== v1 ==
Design lcd_driver_top, start of the top module:
module lcd_driver_top (
    input  wire clk,
    input  wire rst_n,
    output wire lcd_resetn,
    output wire lcd_cs,
    output wire lcd_dc,
    output wire lcd_sclk,
    output wire lcd_sda
);
Settings: LEC_CHECK=0, ABC_AREA=0, CAP_MARGIN=20, CELL_PAD_IN_SITES_GLOBAL_PLACEMENT=2, CORE_ASPECT_RATIO=1.96, CORE_MARGIN=2, CORE_UTILIZATION=47, CTS_CLUSTER_DIAMETER=309, MAX_ROUTING_LAYER=met5, PLACE_DENSITY_LB_ADDON=0.12, SETUP_SLACK_MARGIN=0.56, SLEW_MARGIN=20; clock period 4.32 ns.
run.sh (not shown) runs the stock make flow with config.mk's settings and CLKGATE_MAP_FILE=.
v1 did not stop at any stage, and its layout met the timing, DRC and antenna checks.
[inputs] v39 vs v1
- SETUP_SLACK_MARGIN no longer set, was 0.56
- CORE_UTILIZATION now 72, was 47
- PLACE_DENSITY_LB_ADDON no longer set, was 0.12
- CELL_PAD_IN_SITES_GLOBAL_PLACEMENT no longer set, was 2
- MAX_ROUTING_LAYER no longer set, was met5
- CTS_CLUSTER_DIAMETER now 357, was 309
- CTS_CLUSTER_SIZE now 30, previously not set
- ABC_AREA now 1, was 0
- CORE_ASPECT_RATIO no longer set, was 1.96
- the clock period (ns, I/O delays scaled along) now 2.1, was 4.32
- Of the two values seen for dominant kind of combinational cell, simple AND/OR/NAND/NOR gates was produced by v39 and AND-OR/OR-AND gates by v1.
- From v1 to v39, buffer levels on the longest clock path did not move at all.
- On area reported by Yosys stat: between v1 and v39, it ends up higher for v39.
- Number of buffers created by CTS: v39 lower than v1
- v1: full flow OK, the timing, DRC and antenna checks passed
- v39 is listed as incomplete: the tool reported an error in global routing and the run ended there.
- Compared with v1, cell count listed in synth_stat.txt in v39 increased by more than a quarter.
- Of v1 and v39, the higher post-synthesis compound-gate area fraction belongs to v1.
- On simple logic cell fraction of the synthesized area, the higher figure sits with v39, not v1.
- v39 vs v1: number of unique standard cell types used by synthesis down by more than a quarter
- Between v1 and v39, count of instances resized after the clock tree is built is higher for v39, v1 comes in under that.
### v39 -> v21
- swapping 357 for 385 in CTS_CLUSTER_DIAMETER
- clearing CTS_CLUSTER_SIZE, which used to be 30
- clearing ABC_AREA, which used to be 1
- swapping 2.1 for 5.19 in the clock period (ns, I/O delays scaled along)
### Flow results
v21 did not stop at any stage, and its layout met the timing, DRC and antenna checks.
Taking v39 as the reference, in v21 number of setup buffers added after CTS decreased by 21 relative to the old numbers, area fraction in xor and xnor cells increased 0.49 points.
Compare v21 and v39 | standard cell core area higher: v39
Looking at detailed placement HPWL, v21 sits about 23% lower than v39 does.
As of v21, Yosys chip area had fallen by a few percent compared to v39.
Taking v39 as the reference point, the cell total after placement of v21 falls by 742.
Area fraction in and, or, nand and nor cells on v21 is down relative to v39.
On sequential share of the synthesized area, the lower figure sits with v39, not v21.
In the metrics for v21 and v39, the one carrying the lower placement-stage cell area is v21.
Edits applied to the flow inputs when going from v21 to v50:
- CTS_CLUSTER_DIAMETER removed (was 385)
- CORE_UTILIZATION changed from 72 to 40
- the clock period (ns, I/O delays scaled along) changed from 5.19 to 3.77
v50 vs. v21: logic depth of the worst path, buffers included shows a reduction of 2; overall track demand over capacity in global routing went down; total die size picked up an extra about 80%; detailed-route wire length saw an increase.
Of the two values seen for first element of the critical path, fifo_inst.rd_ptr[2] was produced by v21 and fifo_inst.wr_ptr[2] by v50.

---

lcd_driver_top again, from the RTL that the note above started with.
==> flow/design.v (excerpt) <==
module lcd_driver_top (
    input  wire clk,
    input  wire rst_n,
    output wire lcd_resetn,
    output wire lcd_cs,
    output wire lcd_dc,
    output wire lcd_sclk,
    output wire lcd_sda
);
Settings: LEC_CHECK=0, CAP_MARGIN=5, CELL_PAD_IN_SITES_DETAIL_PLACEMENT=0, CELL_PAD_IN_SITES_GLOBAL_PLACEMENT=0, CORE_MARGIN=2, CORE_UTILIZATION=72, CTS_CLUSTER_DIAMETER=110, CTS_CLUSTER_SIZE=15, GPL_ROUTABILITY_DRIVEN=0, MIN_ROUTING_LAYER=met1, SETUP_SLACK_MARGIN=-0.16, SLEW_MARGIN=40; clock period 2.87 ns.
The first run reached the layout checks and failed them: hold timing, setup timing.
==> next run, changes <==
- CAP_MARGIN: 5 -> 20
- CORE_UTILIZATION: 72 -> 66
- CTS_CLUSTER_DIAMETER: 110 -> default
- CTS_CLUSTER_SIZE: 15 -> 41
- SETUP_SLACK_MARGIN: -0.16 -> 0.83
- SLEW_MARGIN: 40 -> 35
- clock period: 2.87 -> 3.45 ns (I/O delays scaled with it)
Effect: Now the flow finished clean. Clock skew goes down by 0.0059 ns. Clock-buffer cell count goes up by 3. Die area goes up by 8.8%. Register-to-register slack improved by 0.70 ns. Setup slack improved by 0.70 ns. Routed wire length goes up by 11%. Combinational power goes down by 17%. Final cell count goes up by 3.2%. Non-clock buffer count goes up by 6. Critical path depth is unchanged.
==> next run, changes <==
- ABC_AREA: default -> 1
- CORE_UTILIZATION: 66 -> 71
- PLACE_DENSITY_LB_ADDON: default -> 0.11
- SETUP_SLACK_MARGIN: 0.83 -> -0.07
- clock period: 3.45 -> 2.34 ns (I/O delays scaled with it)
This time the run ran to the end with violations: setup timing.
Count of clock-buffer cells in the layout stays the same.
Critical path depth rose by 5.
Worst setup slack got worse by 0.85 ns.
Sequential power grows by 48%.
Sequential share of layout area goes up by 0.95 points.
Hold slack improves by 0.35 ns.
Via count is higher by 21%.
Power increases by 48%.
Sequential cell count does not change.

---

Starting RTL as in the previous note.
export LEC_CHECK = 0
export ABC_AREA = 1
export CAP_MARGIN = 20
export CORE_MARGIN = 2
export CORE_UTILIZATION = 72
export CTS_CLUSTER_SIZE = 15
export HOLD_SLACK_MARGIN = 0.3
export PLACE_DENSITY_LB_ADDON = 0.27
export SLEW_MARGIN = 35
create_clock -name core_clock -period 2.37 [get_ports {clk}]
The baseline ran to the end with violations: negative setup slack.
Edit:
CTS_CLUSTER_SIZE = default   (was 15)
HOLD_SLACK_MARGIN = default   (was 0.3)
PLACE_DENSITY_LB_ADDON = default   (was 0.27)
SLEW_MARGIN = 20   (was 35)
clock period = 2.23 ns   (was 2.37 ns; I/O delays follow)
Outcome: The changed run reached the layout checks and failed them: negative setup slack; setup slack is worse by 0.076 ns; clock power rises by 15%; via count grows by 2.0%; clock-buffer cell count goes up by 6; sequential cell count is unchanged; first-iteration DRC count climbs by 5.5%.
Edit:
clock period = 2.58 ns   (was 2.23 ns; I/O delays follow)
Effect: Now the flow passed the timing, DRC and antenna checks; utilization drops by 5.7 points; design area is lower by 6.6%; critical path depth stays the same.
Edit:
ABC_AREA = default   (was 1)
CORE_UTILIZATION = 52   (was 72)
clock period = 3.77 ns   (was 2.58 ns; I/O delays follow)
After rerunning: Routed wire length went down by 13%. Power went down by about 25%. Cell count went down by about 27%. Design area went down by 2.2%. Clock power went down by about 18%. Via count went down by about 24%. Non-clock buffer count went down by 8. Register-to-register slack improved by 0.60 ns. Synthesized cell count went down by 33%.

---

Starting RTL as in the previous note.
==> flow/config.mk <==
export PLATFORM = sky130hd
export DESIGN_NAME = lcd_driver_top
export DESIGN_NICKNAME = lcd_driver_top
export VERILOG_FILES = /design/flow/design.v
export SDC_FILE = /design/flow/constraint.sdc
export NUM_CORES = 4
export LEC_CHECK = 0
export ABC_AREA = 1
export CAP_MARGIN = 20
export CORE_MARGIN = 2
export CORE_UTILIZATION = 72
export CTS_CLUSTER_SIZE = 15
export PLACE_DENSITY_LB_ADDON = 0.27
export SLEW_MARGIN = 20
==> flow/constraint.sdc <==
create_clock -name core_clock -period 2.53 [get_ports {clk}]
set_input_delay 0.5060 -clock core_clock [delete_from_list [all_inputs] [get_ports {clk}]]
set_output_delay 0.5060 -clock core_clock [all_outputs]
set_load 0.01 [all_outputs]
The first run finished but fails on negative setup slack.
==> next run, changes <==
Settings changed: PLACE_DENSITY_LB_ADDON 0.27 to 0.0.
Clock period 2.53 ns to 2.14 ns, I/O delays scaled along.
Result: The changed run stopped in global routing (ODB-0269). Synthesized cell count does not change. Die area is unchanged. Area after synthesis is unchanged.

---

run A:
lcd_driver_top again, from the RTL that the note above started with.
Settings: LEC_CHECK=0, CAP_MARGIN=25, CELL_PAD_IN_SITES_DETAIL_PLACEMENT=2, CELL_PAD_IN_SITES_GLOBAL_PLACEMENT=2, CORE_ASPECT_RATIO=0.81, CORE_MARGIN=5, CORE_UTILIZATION=40, CTS_CLUSTER_SIZE=26, GPL_ROUTABILITY_DRIVEN=0, GPL_TIMING_DRIVEN=0, HOLD_SLACK_MARGIN=0.07, MAX_ROUTING_LAYER=met4, MIN_ROUTING_LAYER=met1, SETUP_SLACK_MARGIN=-0.34, SLEW_MARGIN=35, TNS_END_PERCENT=75; clock period 3.31 ns.
What the final checks of run A revealed, after a flow that finished every stage, was a layout that fails on negative setup slack.
Input-level comparison between run B and run A:
==> flow/config.mk <==
export PLATFORM = sky130hd
export DESIGN_NAME = lcd_driver_top
export DESIGN_NICKNAME = lcd_driver_top
export VERILOG_FILES = /design/flow/design.v
export SDC_FILE = /design/flow/constraint.sdc
export NUM_CORES = 4
export LEC_CHECK = 0
export CAP_MARGIN = 20
export CORE_MARGIN = 2
export CORE_UTILIZATION = 40
export MAX_ROUTING_LAYER = met4
export MIN_ROUTING_LAYER = met2
export PLACE_DENSITY_LB_ADDON = 0.08
export SLEW_MARGIN = 20
==> flow/constraint.sdc <==
create_clock -name core_clock -period 10.0 [get_ports {clk}]
set_input_delay 2.0000 -clock core_clock [delete_from_list [all_inputs] [get_ports {clk}]]
set_output_delay 2.0000 -clock core_clock [all_outputs]
set_load 0.01 [all_outputs]
### Flow results
- Run B closes out successfully: all stages finished, all timing, DRC and antenna checks passed.
- Delay of the slowest cell on the worst path in run B is 90 ps above run A.
- Cell type of the slowest stage on the worst timing path = sky130_fd_sc_hd__a21oi_4: run B; cell type of the slowest stage on the worst timing path = sky130_fd_sc_hd__dfrtp_2: run A
- Diff run A -> run B: cell area after placement decreased about 2.5%, sequential share of layout area now sits higher, pin slew with the least headroom to its limit rose 170 ps, count of instances resized after the clock tree is built down 8.
- Compared with run A, in run B number of buffers created by CTS now larger, combinational power share now smaller, total power now smaller.
- Post-layout minimum cycle time: run B and run A compared, lower one is run A
## Diff of input files: run C against run B
==> flow/config.mk <==
export PLATFORM = sky130hd
export DESIGN_NAME = lcd_driver_top
export DESIGN_NICKNAME = lcd_driver_top
export VERILOG_FILES = /design/flow/design.v
export SDC_FILE = /design/flow/constraint.sdc
export NUM_CORES = 4
export LEC_CHECK = 0
export ABC_AREA = 1
export CAP_MARGIN = 20
export CELL_PAD_IN_SITES_GLOBAL_PLACEMENT = 2
export CORE_ASPECT_RATIO = 0.75
export CORE_MARGIN = 6
export CORE_UTILIZATION = 52
export CTS_CLUSTER_SIZE = 38
export GPL_ROUTABILITY_DRIVEN = 0
export HOLD_SLACK_MARGIN = 0.12
export MAX_ROUTING_LAYER = met4
export MIN_ROUTING_LAYER = met2
export PLACE_DENSITY = 0.81
export SETUP_SLACK_MARGIN = -0.72
export SLEW_MARGIN = 35
export TNS_END_PERCENT = 65
Notes after the runs:
In the metrics for run C and run B, the one carrying the lower netlist area before placement is run B.
Placeable core area for run C is lower than for run B.
Per the comparison of run C with run B, synthesized area per cell now smaller; die boundary width now larger.
Between run C and run B, sequential fraction of the synthesis area is lower for run C, run B comes in above that.
What ended run C was a tool error in global placement without I/O (3_1_place_gp_skip_io); the run never finished.
> inputs changed (run C -> run D)
==> flow/config.mk <==
export PLATFORM = sky130hd
export DESIGN_NAME = lcd_driver_top
export DESIGN_NICKNAME = lcd_driver_top
export VERILOG_FILES = /design/flow/design.v
export SDC_FILE = /design/flow/constraint.sdc
export NUM_CORES = 4
export LEC_CHECK = 0
export CAP_MARGIN = 20
export CORE_MARGIN = 2
export CORE_UTILIZATION = 9
export SLEW_MARGIN = 20
==> flow/constraint.sdc <==
create_clock -name core_clock -period 10.7 [get_ports {clk}]
set_input_delay 2.1400 -clock core_clock [delete_from_list [all_inputs] [get_ports {clk}]]
set_output_delay 2.1400 -clock core_clock [all_outputs]
set_load 0.01 [all_outputs]
[summary]
Having completed the whole flow, run D delivered a layout that passed the timing, DRC and antenna checks. The simple-gate share of the synthesized area of run D falls short of that of run C by 19 points. Looking only at area of the placeable core, and setting everything else aside, the higher value of run D and run C goes to run D. | post-synthesis async set-or-reset flop share | run D vs run C | ≈ equal |. In the reports for run D and run C, the larger count of unique library cells instantiated by Yosys belongs to run D. Diff run C -> run D: register share after synthesis went up, die area went up, number of standard-cell rows in the floorplan went up.

---

Starting RTL as in the previous note.
==> flow/config.mk <==
export PLATFORM = sky130hd
export DESIGN_NAME = lcd_driver_top
export DESIGN_NICKNAME = lcd_driver_top
export VERILOG_FILES = /design/flow/design.v
export SDC_FILE = /design/flow/constraint.sdc
export NUM_CORES = 4
export LEC_CHECK = 0
export ABC_AREA = 1
export CAP_MARGIN = 20
export CORE_MARGIN = 2
export CORE_UTILIZATION = 72
export CTS_CLUSTER_DIAMETER = 231
export CTS_CLUSTER_SIZE = 15
export PLACE_DENSITY_LB_ADDON = 0.27
export SLEW_MARGIN = 35
==> flow/constraint.sdc <==
create_clock -name core_clock -period 2.1 [get_ports {clk}]
set_input_delay 0.4200 -clock core_clock [delete_from_list [all_inputs] [get_ports {clk}]]
set_output_delay 0.4200 -clock core_clock [all_outputs]
set_load 0.01 [all_outputs]
The starting point did not get past global routing on GRT-0232.
Then changed:
Settings changed: CTS_CLUSTER_DIAMETER 231 to default, CTS_CLUSTER_SIZE 15 to 82, PLACE_DENSITY from default to 0.35, PLACE_DENSITY_LB_ADDON 0.27 to default, SLEW_MARGIN 35 to 20.
The changed run stopped in global routing.
Synthesized cell count does not change.
Die area is unchanged.
Synthesized area stays the same.

---

old:
Starting RTL as in the previous note.
make LEC_CHECK=0 ABC_AREA=1 CAP_MARGIN=20 CORE_MARGIN=2 CORE_UTILIZATION=72 CTS_CLUSTER_SIZE=15 PLACE_DENSITY_LB_ADDON=0.27 SLEW_MARGIN=20 finish   # period 2.11 ns
Stage in which a tool error killed old: 5_1_grt.
Relative to old, the following input files were edited for new:
# old
export LEC_CHECK = 0
export ABC_AREA = 1
export CAP_MARGIN = 20
export CORE_MARGIN = 2
export CORE_UTILIZATION = 72
export CTS_CLUSTER_SIZE = 15
export PLACE_DENSITY_LB_ADDON = 0.27
export SLEW_MARGIN = 20
create_clock -name core_clock -period 2.11 [get_ports {clk}]
# new
export LEC_CHECK = 0
export CAP_MARGIN = 20
export CORE_MARGIN = 2
export CORE_UTILIZATION = 72
export SLEW_MARGIN = 20
create_clock -name core_clock -period 3.94 [get_ports {clk}]
Findings:
- Looking at the reports, new completed the entire flow and the layout it produced met the timing, DRC and antenna checks.
- Going from old to new, the number of buffers inserted to repair setup after CTS was found to have gone down by 17.
- Number of instances in the synthesized netlist in new is 645 below old.
- Compared with old, new shows post-synthesis compound-gate area fraction higher by 5.7 points.
- Last weighted congestion value of the routability-driven placer (new / old): 0.922
- Prevailing logic family in the synthesized netlist = AND-OR/OR-AND gates: new; prevailing logic family in the synthesized netlist = simple AND/OR/NAND/NOR gates: old
- new vs old: synthesis area per yosys down by a few percent
- Compared with old, new shows a lower die area.
- Summary of new over old: number of buffers created by CTS higher, placement-stage cell area moved down, number of nets at floorplan fell about 33%, cell area after technology mapping lost 480 um2.

---

lcd_driver_top again, from the RTL that the note above started with.
make LEC_CHECK=0 CAP_MARGIN=25 CELL_PAD_IN_SITES_DETAIL_PLACEMENT=2 CELL_PAD_IN_SITES_GLOBAL_PLACEMENT=2 CORE_ASPECT_RATIO=0.81 CORE_MARGIN=5 CORE_UTILIZATION=35 CTS_CLUSTER_DIAMETER=333 CTS_CLUSTER_SIZE=26 GPL_ROUTABILITY_DRIVEN=0 GPL_TIMING_DRIVEN=0 HOLD_SLACK_MARGIN=0.07 MAX_ROUTING_LAYER=met4 MIN_ROUTING_LAYER=met1 SETUP_SLACK_MARGIN=-0.34 SLEW_MARGIN=10 TNS_END_PERCENT=75 finish   # period 3.31 ns
The baseline finished but failed the layout checks on negative setup slack.
Next try:
CAP_MARGIN = 20   (was 25)
CELL_PAD_IN_SITES_DETAIL_PLACEMENT = unset   (was 2)
CELL_PAD_IN_SITES_GLOBAL_PLACEMENT = unset   (was 2)
CORE_ASPECT_RATIO = unset   (was 0.81)
CORE_MARGIN = 2   (was 5)
CORE_UTILIZATION = 61   (was 35)
CTS_CLUSTER_DIAMETER = unset   (was 333)
CTS_CLUSTER_SIZE = 31   (was 26)
GPL_ROUTABILITY_DRIVEN = unset   (was 0)
GPL_TIMING_DRIVEN = unset   (was 0)
HOLD_SLACK_MARGIN = unset   (was 0.07)
MAX_ROUTING_LAYER = unset   (was met4)
MIN_ROUTING_LAYER = unset   (was met1)
SETUP_SLACK_MARGIN = unset   (was -0.34)
SLEW_MARGIN = 20   (was 10)
TNS_END_PERCENT = unset   (was 75)
clock period = 5.16 ns   (was 3.31 ns; I/O delays follow)
After rerunning: The changed run went through all stages and came out clean; register-to-register slack is better by 1.8 ns; routed wire length goes down by about 30%; design area fell by about 2%; clock-buffer cell count climbs by 27; power decreases by 21%; setup slack gets better by 1.8 ns; first-iteration DRC count is higher by 11%; non-clock buffer count drops by 84; die area decreases by 45%; synthesized cell count is unchanged.
No activity file was given, so power comes from the tool's default toggle rates.
